==> delta: inputs <==
## top
module top(
    input logic         clk,
    input logic         SW,          
    input logic [63:0]  pattern,     
    output logic        _48b         
);
    logic [127:0] grid;
    logic [127:0] initial_pattern;
    logic step_game;
    logic reset;
    logic [23:0] shift_reg;
    logic shift;
    logic ws2812b_out;
    logic [5:0] pixel;
    logic load_sreg;
    logic transmit_pixel;
    logic [4:0] frame;
    logic [4:0] last_frame;
    localparam [23:0] OFF     = 24'h000000;
    localparam [23:0] RED     = 24'h00FF00;
    localparam [23:0] GREEN   = 24'hFF0000;
    localparam [23:0] BLUE    = 24'h0000FF;
    genvar gi;
    generate
        for (gi = 0; gi < 64; gi++) begin : g_init
            assign initial_pattern[2*gi +: 2] = pattern[gi] ? 2'b11 : 2'b00;
        end
    endgenerate
    assign reset = ~SW;
    rules u3 (
        .clk(clk),
        .reset(reset),
        .step(step_game),
        .initial_pattern(initial_pattern),
        .grid(grid)  
    );
    ws2812b u4 (
        .clk            (clk),
        .reset          (reset),
        .serial_in      (shift_reg[23]),
        .transmit       (transmit_pixel),
        .ws2812b_out    (ws2812b_out),
        .shift          (shift)
    );
    controller u5 (
        .clk            (clk),
        .reset          (reset),
        .load_sreg      (load_sreg),
        .transmit_pixel (transmit_pixel),
        .pixel          (pixel),
        .frame          (frame)
    );
  ...
export LEC_CHECK = 0
export CAP_MARGIN = 20
export CORE_MARGIN = 2
export CORE_UTILIZATION = 72
export CTS_CLUSTER_SIZE = 34
export MAX_ROUTING_LAYER = met4
export PLACE_DENSITY = 0.66
export SETUP_SLACK_MARGIN = 1.4
export SLEW_MARGIN = 20
create_clock -name core_clock -period 4.83 [get_ports {clk}]
run.sh (not shown) runs the stock make flow with config.mk's settings and CLKGATE_MAP_FILE=.
==> amber (differences from delta) <==
ABC_AREA = 1   (was unset)
CORE_ASPECT_RATIO = 1.12   (was unset)
CORE_UTILIZATION = 58   (was 72)
GPL_TIMING_DRIVEN = 1   (was unset)
MAX_ROUTING_LAYER = unset   (was met4)
PLACE_DENSITY = unset   (was 0.66)
PLACE_DENSITY_LB_ADDON = 0.27   (was unset)
SETUP_SLACK_MARGIN = unset   (was 1.4)
TNS_END_PERCENT = 30   (was unset)
==> flow/constraint.sdc (replaced) <==
create_clock -name core_clock -period 5.0 [get_ports {clk}]
set_input_delay 1.0000 -clock core_clock [delete_from_list [all_inputs] [get_ports {clk}]]
set_output_delay 1.0000 -clock core_clock [all_outputs]
set_load 0.01 [all_outputs]
==> cedar (differences from delta) <==
CORE_UTILIZATION = 66   (was 72)
CTS_CLUSTER_SIZE = 54   (was 34)
MAX_ROUTING_LAYER = unset   (was met4)
PLACE_DENSITY = unset   (was 0.66)
SETUP_SLACK_MARGIN = 2.26   (was 1.4)
==> flow/constraint.sdc (replaced) <==
create_clock -name core_clock -period 7.82 [get_ports {clk}]
set_input_delay 1.5640 -clock core_clock [delete_from_list [all_inputs] [get_ports {clk}]]
set_output_delay 1.5640 -clock core_clock [all_outputs]
set_load 0.01 [all_outputs]
==> qor summary <==
metric                                                                   delta        cedar        amber
Status                                                  stopped before the end  timing/DRC/antenna clean  timing/DRC/antenna clean
Stage where the flow stopped                                    global routing            -            -
CP max stage cell                                                            -         ha_1     edfxtp_1
Startpoint types                                                             -    flip-flop    flip-flop
Critical path data arrival time                                              -      6.00 ns      5.19 ns
Smallest hold slack                                                          -    0.4257 ns    0.4228 ns
Place WS                                                            -0.1753 ns     1.524 ns    0.1965 ns
Standard-cell row count                                                     88           92          104
OpenROAD warnings                                                            -           33           28
Met1 WL                                                                      -     55170 um     51830 um
Top cell by count, worst path                                                -         ha_1      nand2_1
Core Region                                                        57700 sq um  62970 sq um  71570 sq um
Inverter count of the layout excluding clock inverters                       -          322         1118
Cell accounting for the most synthesized area                             ha_1         ha_1      nand2_1
HP Class                                                                     -   reg -> reg   reg -> reg
Postcts setup bufs                                                         225           45            0

========
==> lagoon <==
==> flow/design.v <==
module controller (
    input logic clk,
    input logic reset,
    output logic load_sreg,
    output logic transmit_pixel,
    output logic [5:0] pixel,
    output logic [4:0] frame
);
    localparam TRANSMIT_FRAME       = 1'b0;
    localparam IDLE                 = 1'b1;
    localparam [2:0] READ_CH_VALS   = 3'b001;
    localparam [2:0] LOAD_SREG      = 3'b010;
    localparam [2:0] TRANSMIT_PIXEL = 3'b100;
    localparam [8:0] TRANSMIT_CYCLES    = 9'd360;        
    localparam [22:0] IDLE_CYCLES       = 23'd2400;
    logic state;
    logic next_state;
    logic [2:0] transmit_phase;
    logic [2:0] next_transmit_phase;
    logic [5:0] pixel_counter;
    logic [4:0] frame_counter;
    logic [8:0] transmit_counter;
    logic [22:0] idle_counter;
    logic transmit_pixel_done;
    logic idle_done;
    assign transmit_pixel_done = (transmit_counter == TRANSMIT_CYCLES - 1);
    assign idle_done = (idle_counter == IDLE_CYCLES - 1);
    always_ff @(posedge clk) begin
        if (reset) begin
            state <= TRANSMIT_FRAME;
            transmit_phase <= READ_CH_VALS;
        end
        else begin
            state <= next_state;
            transmit_phase <= next_transmit_phase;
        end
    end
    always_comb begin
        next_state = state;
        case (state)
            TRANSMIT_FRAME:
                if ((pixel_counter == 6'd63) && (transmit_pixel_done))
                    next_state = IDLE;
                else
                    next_state = TRANSMIT_FRAME;
            IDLE:
                if (idle_done)
                    next_state = TRANSMIT_FRAME;
                else
                    next_state = IDLE;
        endcase
    end
    always_comb begin
        next_transmit_phase = READ_CH_VALS;
        if (state == TRANSMIT_FRAME) begin
            case (transmit_phase)
                READ_CH_VALS:
                    next_transmit_phase = LOAD_SREG;
                LOAD_SREG:
                    next_transmit_phase = TRANSMIT_PIXEL;
                TRANSMIT_PIXEL:
                    next_transmit_phase = transmit_pixel_done ? READ_CH_VALS : TRANSMIT_PIXEL;
                default: ;
            endcase
        end
    end
    always_ff @(posedge clk) begin
        if (reset) begin
            pixel_counter <= 6'd0;
        end
        else if ((state == TRANSMIT_FRAME) && transmit_pixel_done) begin
            pixel_counter <= pixel_counter + 1;
        end
    end
    always_ff @(posedge clk) begin
        if (reset) begin
            frame_counter <= 5'd0;
        end
        else if (idle_done) begin
            frame_counter <= frame_counter + 1;
        end
    end
    always_ff @(posedge clk) begin
        if (reset) begin
            transmit_counter <= 9'd0;
        end
        else if (transmit_phase == TRANSMIT_PIXEL) begin
            transmit_counter <= transmit_counter + 1;
        end
        else begin
            transmit_counter <= 9'd0;
        end
    end
    always_ff @(posedge clk) begin
        if (reset) begin
            idle_counter <= 23'd0;
        end
        else if (state == IDLE) begin
            idle_counter <= idle_counter + 1;
        end
        else begin
            idle_counter <= 23'd0;
        end
    end
    assign pixel = pixel_counter;
    assign frame = frame_counter;
    assign load_sreg = (transmit_phase == LOAD_SREG);
    assign transmit_pixel = (transmit_phase == TRANSMIT_PIXEL);
endmodule
module ws2812b(
    input logic clk,
    input logic reset,
    input logic serial_in,
    input logic transmit,
    output logic ws2812b_out,
    output logic shift
);
    localparam IDLE = 1'b0;
    localparam TRANSMITTING = 1'b1;
    localparam T0_CYCLE_COUNT = 4'd5;
    localparam T1_CYCLE_COUNT = 4'd10;
    localparam MAX_CYCLE_COUNT = 4'd15;
    logic state;
    logic [3:0] cycle_count;
    logic bit_being_sent;
    always_ff @(posedge clk) begin
        if (reset) begin
            state <= IDLE;
            cycle_count <= 4'd0;
            bit_being_sent <= 1'b0;
        end
        else begin
            case (state)
                IDLE:
                    if (transmit == 1'b1) begin
                        state <= TRANSMITTING;
                        cycle_count <= 4'd0;
                        bit_being_sent <= serial_in;
                    end
                TRANSMITTING:
                    if (transmit == 1'b0) begin
                        state <= IDLE;
                    end
                    else if (cycle_count == MAX_CYCLE_COUNT - 1) begin
                        cycle_count <= 4'd0;
                        bit_being_sent <= serial_in;
                    end
                    else begin
                        cycle_count <= cycle_count + 1;
                    end
                default:
                    state <= IDLE;
            endcase
        end
    end
    always_comb begin
        if (state == TRANSMITTING)
            if (bit_being_sent == 1'b0)
                ws2812b_out = (cycle_count < T0_CYCLE_COUNT);
            else
                ws2812b_out = (cycle_count < T1_CYCLE_COUNT);
        else
            ws2812b_out = 1'b0;
    end
    assign shift = (state == TRANSMITTING) && (cycle_count == 4'd0);
endmodule
module rules (
    input logic clk,
    input logic reset,
    input logic step,            
    input logic [127:0] initial_pattern,
    output logic [127:0] grid    
);
    logic [127:0] next_grid;
    always_ff @(posedge clk) begin
        if (reset) begin
            grid <= initial_pattern;
        end
        else if (step) begin
            grid <= next_grid;
        end
    end
    function automatic int neighbors(input int row, input int col, input logic [127:0] g);
        int living;
        int r, c, nr, nc, idx;
        living = 0;
            for (nr = -1; nr <= 1; nr++) begin  
                for (nc = -1; nc <= 1; nc++) begin  
                    if (!(nr == 0 && nc == 0)) begin  
                        r = (row + nr + 8) % 8;  
                        c = (col + nc + 8) % 8;  
                        idx = r * 8 + c;  
                        if (g[2*idx +: 2] == 2'b11) living++;  
                    end
                end
            end
        neighbors =  living;  
    endfunction
generate;
    genvar ir, ic;
    for (ir=0; ir<8; ir++) begin  
        for (ic=0; ic<8; ic++) begin  
            localparam int index = ir * 8 + ic;  
            int living_neighbors;
            always_comb begin
                living_neighbors = neighbors(ir, ic, grid); 
                if (grid[2*index +: 2] == 2'b11) begin  
                    if (living_neighbors == 2 || living_neighbors==3) begin
                        next_grid[2*index +: 2] = 2'b11;
                    end
                    else begin
                        next_grid[2*index +: 2] = 2'b01;
                    end
                end
                else if (grid[2*index +: 2] == 2'b01) begin  
                    if (living_neighbors == 3) begin
                        next_grid[2*index +: 2] = 2'b11;
                    end
                    else begin
                        next_grid[2*index +: 2] = 2'b10;
                    end
                end
                else if (grid[2*index +: 2] == 2'b10) begin  
                    if (living_neighbors == 3) begin
                        next_grid[2*index +: 2] = 2'b11;
                    end
                    else begin
                        next_grid[2*index +: 2] = 2'b00;
                    end
                end
                else  begin  
                    if (living_neighbors == 3) begin
                        next_grid[2*index +: 2] = 2'b11;
                    end
                    else begin
                        next_grid[2*index +: 2] = 2'b00;
                    end
                end
            end
        end
    end
endgenerate
endmodule
module top(
    input logic         clk,
    input logic         SW,          
    input logic [63:0]  pattern,     
    output logic        _48b         
);
    logic [127:0] grid;
    logic [127:0] initial_pattern;
    logic step_game;
    logic reset;
    logic [23:0] shift_reg;
    logic shift;
    logic ws2812b_out;
    logic [5:0] pixel;
    logic load_sreg;
    logic transmit_pixel;
    logic [4:0] frame;
    logic [4:0] last_frame;
    localparam [23:0] OFF     = 24'h000000;
    localparam [23:0] RED     = 24'h00FF00;
    localparam [23:0] GREEN   = 24'hFF0000;
    localparam [23:0] BLUE    = 24'h0000FF;
    genvar gi;
    generate
        for (gi = 0; gi < 64; gi++) begin : g_init
            assign initial_pattern[2*gi +: 2] = pattern[gi] ? 2'b11 : 2'b00;
        end
    endgenerate
    assign reset = ~SW;
    rules u3 (
        .clk(clk),
        .reset(reset),
        .step(step_game),
        .initial_pattern(initial_pattern),
        .grid(grid)  
    );
    ws2812b u4 (
        .clk            (clk),
        .reset          (reset),
        .serial_in      (shift_reg[23]),
        .transmit       (transmit_pixel),
        .ws2812b_out    (ws2812b_out),
        .shift          (shift)
    );
    controller u5 (
        .clk            (clk),
        .reset          (reset),
        .load_sreg      (load_sreg),
        .transmit_pixel (transmit_pixel),
        .pixel          (pixel),
        .frame          (frame)
    );
    always_ff @(posedge clk) begin
        if (reset)
            last_frame <= 5'd0;
        else
            last_frame <= frame;
    end
    assign step_game = (frame != last_frame);  
    always_ff @(posedge clk) begin
        if (reset) begin
            shift_reg <= OFF;
        end
        else if (load_sreg) begin
            if (grid[2*pixel +: 2] == 2'b11) begin  
                shift_reg <= GREEN;
            end
            else if (grid[2*pixel +: 2] == 2'b01) begin  
                shift_reg <= BLUE;
            end
            else if (grid[2*pixel +: 2] == 2'b10) begin  
                shift_reg <= RED;
            end
            else begin  
                shift_reg <= OFF;
            end
        end
        else if (shift) begin
            shift_reg <= { shift_reg[22:0], 1'b0 };
        end
    end
    assign _48b = ws2812b_out;
endmodule
==> flow/run.sh <==
#!/bin/bash
# the make line also repeats each setting of config.mk as NAME=value (left out here)
make -C /OpenROAD-flow-scripts/flow DESIGN_CONFIG=/design/flow/config.mk WORK_HOME=/design/flow/orfs CLKGATE_MAP_FILE= finish
==> flow/config.mk <==
export PLATFORM = sky130hd
export DESIGN_NAME = top
export DESIGN_NICKNAME = top
export VERILOG_FILES = /design/flow/design.v
export SDC_FILE = /design/flow/constraint.sdc
export NUM_CORES = 4
export LEC_CHECK = 0
export ABC_AREA = 1
export CAP_MARGIN = 20
export CORE_ASPECT_RATIO = 1.12
export CORE_MARGIN = 2
export CORE_UTILIZATION = 72
export CTS_CLUSTER_SIZE = 34
export GPL_TIMING_DRIVEN = 1
export PLACE_DENSITY_LB_ADDON = 0.27
export SLEW_MARGIN = 20
export TNS_END_PERCENT = 30
==> flow/constraint.sdc <==
create_clock -name core_clock -period 2.69 [get_ports {clk}]
set_input_delay 0.5380 -clock core_clock [delete_from_list [all_inputs] [get_ports {clk}]]
set_output_delay 0.5380 -clock core_clock [all_outputs]
set_load 0.01 [all_outputs]
==> inputs of garnet, as changes to lagoon <==
- ABC_AREA: 1 -> not set
- CORE_ASPECT_RATIO: 1.12 -> not set
- CORE_UTILIZATION: 72 -> 40
- CTS_CLUSTER_SIZE: 34 -> not set
- GPL_ROUTABILITY_DRIVEN: not set -> 0
- GPL_TIMING_DRIVEN: 1 -> 0
- HOLD_SLACK_MARGIN: not set -> 0.26
- PLACE_DENSITY_LB_ADDON: 0.27 -> not set
- TNS_END_PERCENT: 30 -> not set
==> flow/constraint.sdc (replaced) <==
create_clock -name core_clock -period 10.0 [get_ports {clk}]
set_input_delay 2.0000 -clock core_clock [delete_from_list [all_inputs] [get_ports {clk}]]
set_output_delay 2.0000 -clock core_clock [all_outputs]
set_load 0.01 [all_outputs]
==> notes <==
lagoon aborted during 4_1_cts, error DPL-0038. garnet ran to the end with no violations. Against garnet, the synthesized cell count of lagoon is higher by 44%. Of garnet and lagoon, garnet has the higher die size (gap 79%, measured against lagoon). In garnet the synthesized area is larger than in lagoon, by 0.42%.
==> figures <==
| metric | lagoon | garnet |
|---|---|---|
| Core region area | 57480 sq um | 103800 sq um |
| Share of the synthesized area in the top cell type | 0.2711 | 0.1157 |
| DP Wirelength | 144.4 mm | 139.5 mm |
| Pre-CTS WS | -2061 ps | 2243 ps |
| Count of different cell masters after synthesis | 59 | 100 |
| Post-synthesis chip area from yosys | 41790 sq um | 41970 sq um |
| Synth area leader | sky130_fd_sc_hd__nand2_1 | sky130_fd_sc_hd__ha_1 |
| Result of the run | did not finish | finished clean |
| Last stage reached | 4_1_cts | - |
| Yosys cell count | 7657 | 5300 |
| Average size of a mapped cell | 5.458 sq um | 7.918 sq um |
| Die Span X | 231.6 um | 327.9 um |
| Cell count after synthesis | 7657 | 5300 |
| Post-synth design cell area | 41790 sq um | 41970 sq um |
| Std cell rows | 93 | 118 |
| Chip height | 259.0 um | 327.9 um |
| Inst Count DP | 9672 | 6757 |
| Simple-gate share of the synthesized area | 0.5009 | 0.2353 |
| Ao+oa area frac | 0.08815 | 0.1889 |
